oak:
==> flow/design.v <==
module debounc_1 (
	clk,
	n_rst,
	din,
	dout
);
parameter T_20MS = 15'd20_000;  
input clk;
input n_rst;
input din;
output dout;
reg [14:0] cnt;
wire cnt_restart;
reg din_d1;
always @(posedge clk or negedge n_rst)
	if(!n_rst) begin
		din_d1 <= 1'b0;
	end
	else begin
		din_d1 <= din;
	end
assign cnt_restart = (din != din_d1)? 1'b1 : 1'b0;
always @(posedge clk or negedge n_rst)
	if(!n_rst) begin
		cnt <= 15'h0000;
	end
	else begin
		cnt <= (cnt_restart == 1'b1)? T_20MS :
			   (cnt > 15'h0000)? cnt - 15'h0001 : cnt;
	end
reg dout_rdy;
always @(posedge clk or negedge n_rst)
	if(!n_rst) begin
		dout_rdy <= 1'b0;
	end
	else begin
		dout_rdy <= ((cnt == 15'h0000) && (cnt_restart == 1'b0))? din : dout_rdy;
	end	
assign dout = dout_rdy;
endmodule
module debounc_2 (
	clk,
	n_rst,
	din,
	dout
);
parameter T_20MS = 15'd20_000;  
input clk;
input n_rst;
input din;
output dout;
reg [14:0] cnt;
wire cnt_restart;
reg din_d1;
always @(posedge clk or negedge n_rst)
	if(!n_rst) begin
		din_d1 <= 1'b0;
	end
	else begin
		din_d1 <= din;
	end
assign cnt_restart = (din != din_d1)? 1'b1 : 1'b0;
always @(posedge clk or negedge n_rst)
	if(!n_rst) begin
		cnt <= 15'h0000;
	end
	else begin
		 cnt <= ((cnt_restart == 1'b1) && (cnt == 15'h0000))? T_20MS :
            (cnt > 15'h0000)? cnt - 15'h0001 : cnt;
	end
reg dout_rdy;
always @(posedge clk or negedge n_rst)
   if(!n_rst) begin
      dout_rdy <= 1'b0;
   end
   else begin
      dout_rdy <= (cnt == T_20MS)? din_d1 : dout_rdy;
   end   assign dout = dout_rdy;
endmodule
module debounc_3 (
	clk,
	n_rst,
	din,
	dout
);
parameter T_20MS = 15'd20_000;  
input clk;
input n_rst;
input din;
output dout;
reg [14:0] cnt;
wire cnt_restart;
reg din_d1;
always @(posedge clk or negedge n_rst)
	if(!n_rst) begin
		din_d1 <= 1'b0;
	end
	else begin
		din_d1 <= din;
	end
assign cnt_restart = (din != din_d1)? 1'b1 : 1'b0;
always @(posedge clk or negedge n_rst)
	if(!n_rst) begin
		cnt <= 15'h0000;
	end
	else begin
		 cnt <= ((cnt_restart == 1'b1) && (cnt == 15'h0000))? T_20MS :
            (cnt > 15'h0000)? cnt - 15'h0001 : cnt;
	end
reg dout_rdy;
always @(posedge clk or negedge n_rst)
	if(!n_rst) begin
		dout_rdy <= 1'b0;
	end
	else begin
		dout_rdy <= ((cnt == 15'h0000) && (cnt_restart == 1'b0))? din : dout_rdy;
	end	
assign dout = dout_rdy;
endmodule
module edge_det_p(
    clk,
    n_rst,
    b0,
    b0_on
);
input clk;
input n_rst;
input b0;
output b0_on;
reg b0_d1;
reg b0_d2;
wire b0_on;
always @(posedge clk or negedge n_rst)  
if(!n_rst) begin
    b0_d1 <= 1'b0;
    b0_d2 <= 1'b0;
end
else begin
    b0_d1 <= b0;
    b0_d2 <= b0_d1;
end
assign b0_on = (b0_d1 && !b0_d2) ? 1'b1 : 1'b0;  
endmodule
module led(
  clk,
  n_rst,
  din,
  dout
  );
input clk;
input n_rst;
input din;
output reg dout;
parameter T_1S = 20'd1_000_000; 
reg [19:0] counter; 
reg din_prev; 
always @(posedge clk or negedge n_rst) begin
  if (!n_rst) begin
    counter <= 0;
    dout <= 0;
    din_prev <= 0;
  end 
  else begin
    if (din != din_prev) begin
      counter <= 0;  
      dout <= 1;  
    end 
    else if (counter >= T_1S) begin
      dout <= 0;
      counter <= counter;  
    end 
    else begin
      counter <= counter + 1;  
    end
    din_prev <= din;  
  end
end
endmodule
module doorlock_hdl(
  clk,
  n_rst,
  bt,
  btstar,
  led
);
input clk;
input n_rst;
input [9:0] bt;
input btstar;
output led;
parameter S_IDLE = 3'h0;
parameter S_FIRST = 3'h1;
parameter S_SEC = 3'h2;
parameter S_LAST = 3'h3;
parameter S_OPEN = 3'h4;
parameter S_FAKE = 3'h5;
wire bt_any;
reg [2:0] c_state, n_state;
always @(posedge clk or negedge n_rst)
  if(!n_rst) begin
    c_state <= S_IDLE;
  end
  else begin
    c_state <= n_state;
  end
assign bt_any = (bt == 10'h000)? 1'b0 : 1'b1;
always @(c_state or bt or btstar or bt_any)
  case (c_state)
    S_IDLE : begin
      n_state = (bt[1] == 1'b1)? S_FIRST : c_state;
    end
    S_FIRST : begin
      n_state = (bt[2] == 1'b1)? S_SEC : ((btstar == 1'b1) || (bt_any == 1'b1))? S_IDLE : c_state;
    end
    S_SEC : begin
      n_state = (bt[7] == 1'b1)? S_LAST : (btstar == 1'b1) ? S_IDLE : (bt_any == 1'b1) ? S_FAKE : c_state;
    end
    S_LAST : begin
      n_state = (btstar == 1'b1)? S_OPEN : (bt[7] == 1'b1) ? c_state : (bt_any == 1'b1)? S_FAKE : c_state;
    end
    S_OPEN : begin
      n_state = S_IDLE;
    end
    S_FAKE : begin
      n_state = (bt[7] == 1'b1) ? S_LAST : (btstar == 1'b1) ? S_IDLE : c_state;
    end
    default : begin
      n_state = S_IDLE;
    end
  endcase
assign led = (c_state == S_OPEN)? 1'b1 : 1'b0;
endmodule
module bd_if(
  clk,
  n_rst,
  bt_i,
  btstar_i,
  led_i,
  bt_o,
  btstar_o,
  led_o
  );
parameter T_1S = 20'd1_000_000;
parameter T_20MS = 15'd20_000;
input clk;
input n_rst;
input [9:0] bt_i;
input btstar_i;
input led_i;
output [9:0] bt_o;
output btstar_o;
output led_o;
wire [9:0] dwire;
debounc_1 #(.T_20MS(T_20MS)) u_debounc0(
  .clk(clk),
  .n_rst(n_rst),
  .din(bt_i[0]),
  .dout(dwire[0])
);
edge_det_p u_edgedet_p0 (
  .clk(clk),
  .n_rst(n_rst),
  .b0(dwire[0]),
  .b0_on(bt_o[0])
  );
debounc_1 #(.T_20MS(T_20MS)) u_debounc1(
  .clk(clk),
  .n_rst(n_rst),
  .din(bt_i[1]),
  .dout(dwire[1])
);
edge_det_p u_edgedet_p1 (
  .clk(clk),
  .n_rst(n_rst),
  .b0(dwire[1]),
  .b0_on(bt_o[1])
  );
debounc_2 #(.T_20MS(T_20MS)) u_debounc2(
  .clk(clk),
  .n_rst(n_rst),
  .din(bt_i[2]),
  .dout(dwire[2])
);
edge_det_p u_edgedet_p2 (
  .clk(clk),
  .n_rst(n_rst),
  .b0(dwire[2]),
  .b0_on(bt_o[2])
  );
debounc_2 #(.T_20MS(T_20MS)) u_debounc3(
  .clk(clk),
  .n_rst(n_rst),
  .din(bt_i[3]),
  .dout(dwire[3])
);
edge_det_p u_edgedet_p3 (
  .clk(clk),
  .n_rst(n_rst),
  .b0(dwire[3]),
  .b0_on(bt_o[3])
  );
debounc_2 #(.T_20MS(T_20MS)) u_debounc4(
  .clk(clk),
  .n_rst(n_rst),
  .din(bt_i[4]),
  .dout(dwire[4])
);
edge_det_p u_edgedet_p4 (
  .clk(clk),
  .n_rst(n_rst),
  .b0(dwire[4]),
  .b0_on(bt_o[4])
  );
debounc_2 #(.T_20MS(T_20MS)) u_debounc5(
  .clk(clk),
  .n_rst(n_rst),
  .din(bt_i[5]),
  .dout(dwire[5])
);
edge_det_p u_edgedet_p5 (
  .clk(clk),
  .n_rst(n_rst),
  .b0(dwire[5]),
  .b0_on(bt_o[5])
  );
debounc_3 #(.T_20MS(T_20MS)) u_debounc6(
  .clk(clk),
  .n_rst(n_rst),
  .din(bt_i[6]),
  .dout(dwire[6])
);
edge_det_p u_edgedet_p6 (
  .clk(clk),
  .n_rst(n_rst),
  .b0(dwire[6]),
  .b0_on(bt_o[6])
  );
debounc_3 #(.T_20MS(T_20MS)) u_debounc7(
  .clk(clk),
  .n_rst(n_rst),
  .din(bt_i[7]),
  .dout(dwire[7])
);
edge_det_p u_edgedet_p7(
  .clk(clk),
  .n_rst(n_rst),
  .b0(dwire[7]),
  .b0_on(bt_o[7])
  );
debounc_3 #(.T_20MS(T_20MS)) u_debounc8(
  .clk(clk),
  .n_rst(n_rst),
  .din(bt_i[8]),
  .dout(dwire[8])
);
edge_det_p u_edgedet_p8 (
  .clk(clk),
  .n_rst(n_rst),
  .b0(dwire[8]),
  .b0_on(bt_o[8])
  );
debounc_3 #(.T_20MS(T_20MS)) u_debounc9(
  .clk(clk),
  .n_rst(n_rst),
  .din(bt_i[9]),
  .dout(dwire[9])
);
edge_det_p u_edgedet_p9 (
  .clk(clk),
  .n_rst(n_rst),
  .b0(dwire[9]),
  .b0_on(bt_o[9])
  );
edge_det_p u_edgedet_pstar (
  .clk(clk),
  .n_rst(n_rst),
  .b0(~btstar_i),
  .b0_on(btstar_o)
  );
led #(.T_1S(T_1S)) u_led(
  .clk(clk),
  .n_rst(n_rst),
  .din(led_i),
  .dout(led_o)
);
endmodule
module top(
	clk,
	n_rst,
	bt,
	btstar,
	led
);
parameter T_1S = 20'd1_000_000;  
parameter T_20MS = 15'd20_000;  
input clk;
input n_rst;
input [9:0] bt;
input btstar;
output led;
wire [9:0] bt_w;
wire btstar_w;
wire led_w;
bd_if #(
	.T_1S(T_1S),
	.T_20MS(T_20MS)
) u_bd_if(
    .clk(clk),
    .n_rst(n_rst),
    .bt_i(bt),
    .btstar_i(btstar),
    .led_i(led_w),
    .bt_o(bt_w),
    .btstar_o(btstar_w),
    .led_o(led)
);
doorlock_hdl u_doorlock(
    .clk(clk),
    .n_rst(n_rst),
    .bt(bt_w),
    .btstar(btstar_w),
    .led(led_w)
);
endmodule
==> flow/config.mk <==
export PLATFORM = sky130hd
export DESIGN_NAME = top
export DESIGN_NICKNAME = top
export VERILOG_FILES = /design/flow/design.v
export SDC_FILE = /design/flow/constraint.sdc
export NUM_CORES = 4
export LEC_CHECK = 0
export ABC_AREA = 1
export CAP_MARGIN = 40
export CORE_ASPECT_RATIO = 0.98
export CORE_MARGIN = 2
export CORE_UTILIZATION = 72
export CTS_CLUSTER_DIAMETER = 90
export CTS_CLUSTER_SIZE = 13
export PLACE_DENSITY_LB_ADDON = 0.2
export SETUP_SLACK_MARGIN = 0.43
export SLEW_MARGIN = 20
==> flow/constraint.sdc <==
create_clock -name core_clock -period 1.91 [get_ports {clk}]
set_input_delay 0.3820 -clock core_clock [delete_from_list [all_inputs] [get_ports {clk}]]
set_output_delay 0.3820 -clock core_clock [all_outputs]
set_load 0.01 [all_outputs]
run.sh (not shown) runs the stock make flow with config.mk's settings and CLKGATE_MAP_FILE=.
oak finished every step from synthesis to the final layout, and the layout passed the timing, DRC and antenna checks.
For pine, these inputs were changed with respect to oak:
Settings: changing SETUP_SLACK_MARGIN from 0.43 to -0.4; changing CAP_MARGIN from 40 to 10; removing CTS_CLUSTER_SIZE (formerly 13); removing PLACE_DENSITY_LB_ADDON (formerly 0.2); removing CORE_ASPECT_RATIO (formerly 0.98); removing ABC_AREA (formerly 1); changing CTS_CLUSTER_DIAMETER from 90 to 234; setting PLACE_DENSITY to 0.67 for the first time; changing the clock period (ns, I/O delays scaled along) from 1.91 to 5.27.
==> comparison <==
Maximum number of pins on one net before global-route repair: pine higher than oak
First-pass iteration count of the detailed router down 1 in pine wrt oak
pine vs oak — highest clock rate dropped about 40%.
in2async as the worst min-delay path class was reported by oak, and reg2reg by pine.
pine: setup slack 2180 ps above oak
Summary of pine over oak: final cell count went down 673; total wirelength of the detailed-routed design shrank by 43%.
Summary of pine over oak: final critical-path required period +1180 ps; estimated wirelength of the detail-placed design now sits lower; worst clock skew saw a decrease; final worst-path cycle share -32 points; mapped cell area now smaller.
Changes in birch relative to pine:
Settings: swapping 10 for 40 in CAP_MARGIN; putting ABC_AREA at 1 where nothing was set; swapping -0.4 for 0.34 in SETUP_SLACK_MARGIN; putting PLACE_DENSITY_LB_ADDON at 0.2 where nothing was set; clearing PLACE_DENSITY, which used to be 0.67; putting CTS_CLUSTER_SIZE at 13 where nothing was set; swapping 234 for 97 in CTS_CLUSTER_DIAMETER; swapping 5.27 for 1.91 in the clock period (ns, I/O delays scaled along).
[summary]
The sequential cell area was comparable across birch and pine. Taking pine as 1.0, birch lands at 1.15 on total die size. The number of search-and-repair iterations in the first detailed-routing pass in birch sits 1 above the value recorded for pine. Summary of birch over pine: worst path arrival time dropped 1210 ps, maximum fanout encountered on the critical timing path dropped 10, portion of the clock cycle consumed by the worst path in the final layout climbed 28 points, overall power of the completed layout climbed about 140%, cell count climbed 633. Average wire per standard cell shrinks by a few percent when moving from pine to birch. Largest voltage drop on the vdd net: birch > pine. birch: no failed stages, no open violations at the end.
Power figures rest on the tool's default switching activity, not on a simulated workload.
